// usb_interface_v1_0
module usb_interface_v1_0 #
(
	parameter RESET_CYCLES = 100,
	parameter  C_M00_AXI_START_DATA_VALUE	= 32'h00000000,
	parameter  C_M00_AXI_TARGET_SLAVE_BASE_ADDR	= 32'h00000000,
	parameter integer C_M00_AXI_ADDR_WIDTH	= 32,
	parameter integer C_M00_AXI_DATA_WIDTH	= 32,
	parameter integer C_M00_AXI_TRANSACTIONS_NUM	= 4
) (
	input wire [(8 - 1):0] usb_data_in,
	output wire [(8 - 1):0] usb_data_out,
	output wire usb_data_oe,
	input wire [(1 + 4 + 4 + 16)-8-1:0] usb_addr,
	input wire usb_rd_n,
	input wire usb_wr_n,
	input wire usb_ce_n,
	output wire sw_reset_n,
	input wire  m00_axi_aclk,
	input wire  m00_axi_aresetn,
	output wire [C_M00_AXI_ADDR_WIDTH-1 : 0] m00_axi_awaddr,
	output wire [2 : 0] m00_axi_awprot,
	output wire  m00_axi_awvalid,
	input wire  m00_axi_awready,
	output wire [C_M00_AXI_DATA_WIDTH-1 : 0] m00_axi_wdata,
	output wire [C_M00_AXI_DATA_WIDTH/8-1 : 0] m00_axi_wstrb,
	output wire  m00_axi_wvalid,
	input wire  m00_axi_wready,
	input wire [1 : 0] m00_axi_bresp,
	input wire  m00_axi_bvalid,
	output wire  m00_axi_bready,
	output wire [C_M00_AXI_ADDR_WIDTH-1 : 0] m00_axi_araddr,
  ...
clock: 3.94 ns
lec_check: 0
abc_area: 1
cap_margin: 35
cell_pad_in_sites_global_placement: 1
core_aspect_ratio: 0.9
core_margin: 2
core_utilization: 23
cts_cluster_diameter: 170
gpl_routability_driven: 1
gpl_timing_driven: 0
hold_slack_margin: 0.23
max_routing_layer: met5
min_routing_layer: met2
setup_slack_margin: 0.01
slew_margin: 40
tns_end_percent: 80
run.sh (not shown) runs the stock make flow with config.mk's settings and CLKGATE_MAP_FILE=.
The starting point ran to the end with violations: setup timing.
Then changed:
Settings changed: ABC_AREA 1 to unset, CAP_MARGIN 35 to 20, CELL_PAD_IN_SITES_GLOBAL_PLACEMENT 1 to unset, CORE_ASPECT_RATIO 0.9 to unset, CORE_UTILIZATION 23 to 66, CTS_CLUSTER_DIAMETER 170 to unset, GPL_ROUTABILITY_DRIVEN 1 to unset, GPL_TIMING_DRIVEN 0 to unset, HOLD_SLACK_MARGIN 0.23 to unset, MAX_ROUTING_LAYER met5 to unset, MIN_ROUTING_LAYER met2 to unset, SETUP_SLACK_MARGIN 0.01 to unset, SLEW_MARGIN 40 to 20, TNS_END_PERCENT 80 to unset.
Clock period 3.94 ns to 3.18 ns, I/O delays scaled along.
After rerunning:
- The changed run completed, yet does not pass: setup timing
- sequential power rose by 42%
- setup slack is worse by 120 ps
- area after synthesis fell by about 1.3%
- critical path depth decreases by 1
- cell area shrinks by about 3.6%
- worst hold slack is better by 9.1 ps
- maximum frequency is higher by about 20%
- clock-buffer cell count goes down by 43
- total power rose by about 35%
- sequential share of layout area went up by 1.7 points
- core utilization climbs by 50 points
Then changed:
Settings changed: HOLD_SLACK_MARGIN set to -0.09, SETUP_SLACK_MARGIN set to -0.41.
Clock period 3.18 ns to 7.5 ns, I/O delays scaled along.
After rerunning: Now the flow went through all stages and came out clean; power fell by well over a third; synthesized area is unchanged; routed wire length fell by a few percent; critical path depth fell by 2; synthesized cell count does not change; register-to-register slack is better by 3100 ps; sequential cell count does not change; combinational power fell by well over a third.
Then changed:
Settings changed: SETUP_SLACK_MARGIN -0.41 to -0.5, TNS_END_PERCENT set to 5.
Clock period 7.5 ns to 6.59 ns, I/O delays scaled along.
The changed run produced a clean layout.
Power rose by about a fifth.
Setup slack is worse by 710 ps.
Hold slack is better by 59 ps.
Routed wire length stays flat.
Sequential power rose by roughly a tenth.
Sequential cell count is unchanged.

* * *

usb_interface_v1_0 again, from the RTL that the note above started with.
Settings: LEC_CHECK=0, ABC_AREA=1, CAP_MARGIN=35, CELL_PAD_IN_SITES_GLOBAL_PLACEMENT=1, CORE_ASPECT_RATIO=0.9, CORE_MARGIN=2, CORE_UTILIZATION=72, GPL_ROUTABILITY_DRIVEN=0, MAX_ROUTING_LAYER=met4, SETUP_SLACK_MARGIN=0.01, SLEW_MARGIN=20, TNS_END_PERCENT=80; clock period 10.0 ns.
The baseline failed in global placement without I/O on GPL-0301.
Rerun with:
- CAP_MARGIN: 35 -> 10
- CELL_PAD_IN_SITES_DETAIL_PLACEMENT: unset -> 2
- CELL_PAD_IN_SITES_GLOBAL_PLACEMENT: 1 -> 3
- CORE_ASPECT_RATIO: 0.9 -> unset
- CORE_MARGIN: 2 -> 10
- CORE_UTILIZATION: 72 -> 61
- GPL_ROUTABILITY_DRIVEN: 0 -> unset
- PLACE_DENSITY_LB_ADDON: unset -> 0.26
- SETUP_SLACK_MARGIN: 0.01 -> unset
- TNS_END_PERCENT: 80 -> 60
The changed run died in global placement without I/O on FLW-0024.
Synthesized cell count is unchanged.
Synthesized area is unchanged.
Die size came out higher by 30%.
Rerun with:
- CAP_MARGIN: 10 -> 20
- CELL_PAD_IN_SITES_DETAIL_PLACEMENT: 2 -> unset
- CELL_PAD_IN_SITES_GLOBAL_PLACEMENT: 3 -> unset
- CORE_UTILIZATION: 61 -> 40
- HOLD_SLACK_MARGIN: unset -> 0.16
- MAX_ROUTING_LAYER: met4 -> unset
- PLACE_DENSITY: unset -> 0.6
- PLACE_DENSITY_LB_ADDON: 0.26 -> unset
- TNS_END_PERCENT: 60 -> unset
Outcome:
- With this change the flow produced a clean layout
- die area climbs by 49%
- area after synthesis does not change
- synthesized cell count stays the same
Rerun with:
- ABC_AREA: 1 -> unset
- CELL_PAD_IN_SITES_GLOBAL_PLACEMENT: unset -> 1
- CORE_ASPECT_RATIO: unset -> 0.9
- CORE_MARGIN: 10 -> 2
- GPL_ROUTABILITY_DRIVEN: unset -> 0
- HOLD_SLACK_MARGIN: 0.16 -> unset
- PLACE_DENSITY: 0.6 -> unset
Effect: Synthesized area is lower slightly. Cell area is lower slightly. Clock skew is lower by 0.0056 ns. Worst setup slack loses 2.0 ns. Global-route usage is higher by 3.3 points. Critical path depth is lower by 10. Utilization is higher by 0.65 points. Power is higher by about a fifth. Sequential power is higher by about a fifth.
Rerun with:
- ABC_AREA: unset -> 0
- CAP_MARGIN: 20 -> 35
- CORE_UTILIZATION: 40 -> 72
- CTS_CLUSTER_DIAMETER: unset -> 170
- GPL_TIMING_DRIVEN: unset -> 0
- MAX_ROUTING_LAYER: unset -> met4
- SETUP_SLACK_MARGIN: unset -> 0.01
- TNS_END_PERCENT: unset -> 80
Outcome: Wire length went up by 5.2%. Critical path depth came out higher by 3. First-iteration DRC count rose by 130%. Power decreases by 4.1%. Sequential share of layout area goes down by 0.30 points. Synthesized area does not change.

* * *

Starting RTL as in the previous note.
export LEC_CHECK = 0
export CAP_MARGIN = 20
export CORE_MARGIN = 2
export CORE_UTILIZATION = 40
export PLACE_DENSITY = 0.6
export SLEW_MARGIN = 20
create_clock -name core_clock -period 5.49 [get_ports {m00_axi_aclk}]
Edit:
- CORE_UTILIZATION: 40 -> 57
- CTS_CLUSTER_SIZE: unset -> 99
- SETUP_SLACK_MARGIN: unset -> 0.71
- clock period: 5.49 -> 4.68 ns (I/O delays scaled with it)
What happened: The new run finished clean; via count came out lower by about 0.33%; synthesized area is unchanged; sequential share of layout area came out higher by 0.70 points.

* * *

## run 1
Starting RTL as in the previous note.
export LEC_CHECK = 0
export CAP_MARGIN = 20
export CORE_MARGIN = 2
export CORE_UTILIZATION = 40
export PLACE_DENSITY = 0.6
export SETUP_SLACK_MARGIN = 1.21
export SLEW_MARGIN = 20
create_clock -name core_clock -period 5.49 [get_ports {m00_axi_aclk}]
[inputs] run 2 vs run 1
- CTS_CLUSTER_SIZE: unset -> 14
- PLACE_DENSITY: 0.6 -> unset
- SETUP_SLACK_MARGIN: 1.21 -> 0.33
- CORE_UTILIZATION: 40 -> 70
- the clock period (ns, I/O delays scaled along): 5.49 -> 3.18
Findings:
- Final checks on run 2, whose flow otherwise completed, came back failing, citing negative setup slack.
- Worst hold slack: run 2 vs run 1 up 150 ps
- Compared to run 1, the routing of run 2 uses more wire.
- Relative to run 1, fmax has gone up in run 2.
- Of the two values seen for cell at the slowest stage of the critical path, sky130_fd_sc_hd__and3_1 was produced by run 1 and sky130_fd_sc_hd__dfrtp_4 by run 2.
- Setup slack: run 2 less than run 1
The inputs of run 3 differ from those of run 2 as listed below.
- PLACE_DENSITY newly set to 0.6
- SETUP_SLACK_MARGIN removed (was 0.33)
- CORE_UTILIZATION changed from 70 to 57
- CTS_CLUSTER_SIZE removed (was 14)
- the clock period (ns, I/O delays scaled along) changed from 3.18 to 5.49
### Flow results
Run 3 consumes less power than run 2 does.
Run comparison: run 3 worst min-delay path class in2async; run 2 worst min-delay path class reg2reg
Looking at beginning of the critical path, the command_control_inst.read_buffer.r_read_addr[3]$_DFFE_PN0P_ result is from run 2; the command_control_inst.read_buffer.r_read_addr[1]$_DFFE_PN0P_ one comes from run 3.
Per the comparison of run 3 with run 2, starting utilization of the core area dropped 13 points; die area up about 22%.
Although it ran to completion, run 2 produced a layout that fails the final checks because of negative setup slack.
Run 3 finished every step from synthesis to the final layout, and the layout passed the timing, DRC and antenna checks.
Tap cell count came out higher on run 3 than on run 2.
## Diff of input files: run 4 against run 3
- setting SETUP_SLACK_MARGIN to 0.4 for the first time
- changing CORE_UTILIZATION from 57 to 70
- changing the clock period (ns, I/O delays scaled along) from 5.49 to 3.14
==> results <==
Run 4 had finished all stages when the layout checks came back failing, citing negative setup slack. Looking at critical path depth across run 3 and run 4, the one that comes out lower is run 3. Minimum clock period after layout sits lower in run 4 than in run 3. Cmp run 4 vs run 3: area growth from synthesis to layout higher in run 4. Max maximum number of pins on one net before global-route repair across run 3 and run 4: run 3. Comparing run 3 and run 4, the lower setup slack after placement was measured on run 4. Comparing run 3 and run 4, peak per-stage delay on the critical path is higher on run 3. In run 4, the share of total power in combinational logic came out 4.6 points above the value in run 3. Lower peak supply drop was reported by run 3, not run 4.
Power and IR drop assume default switching activity.
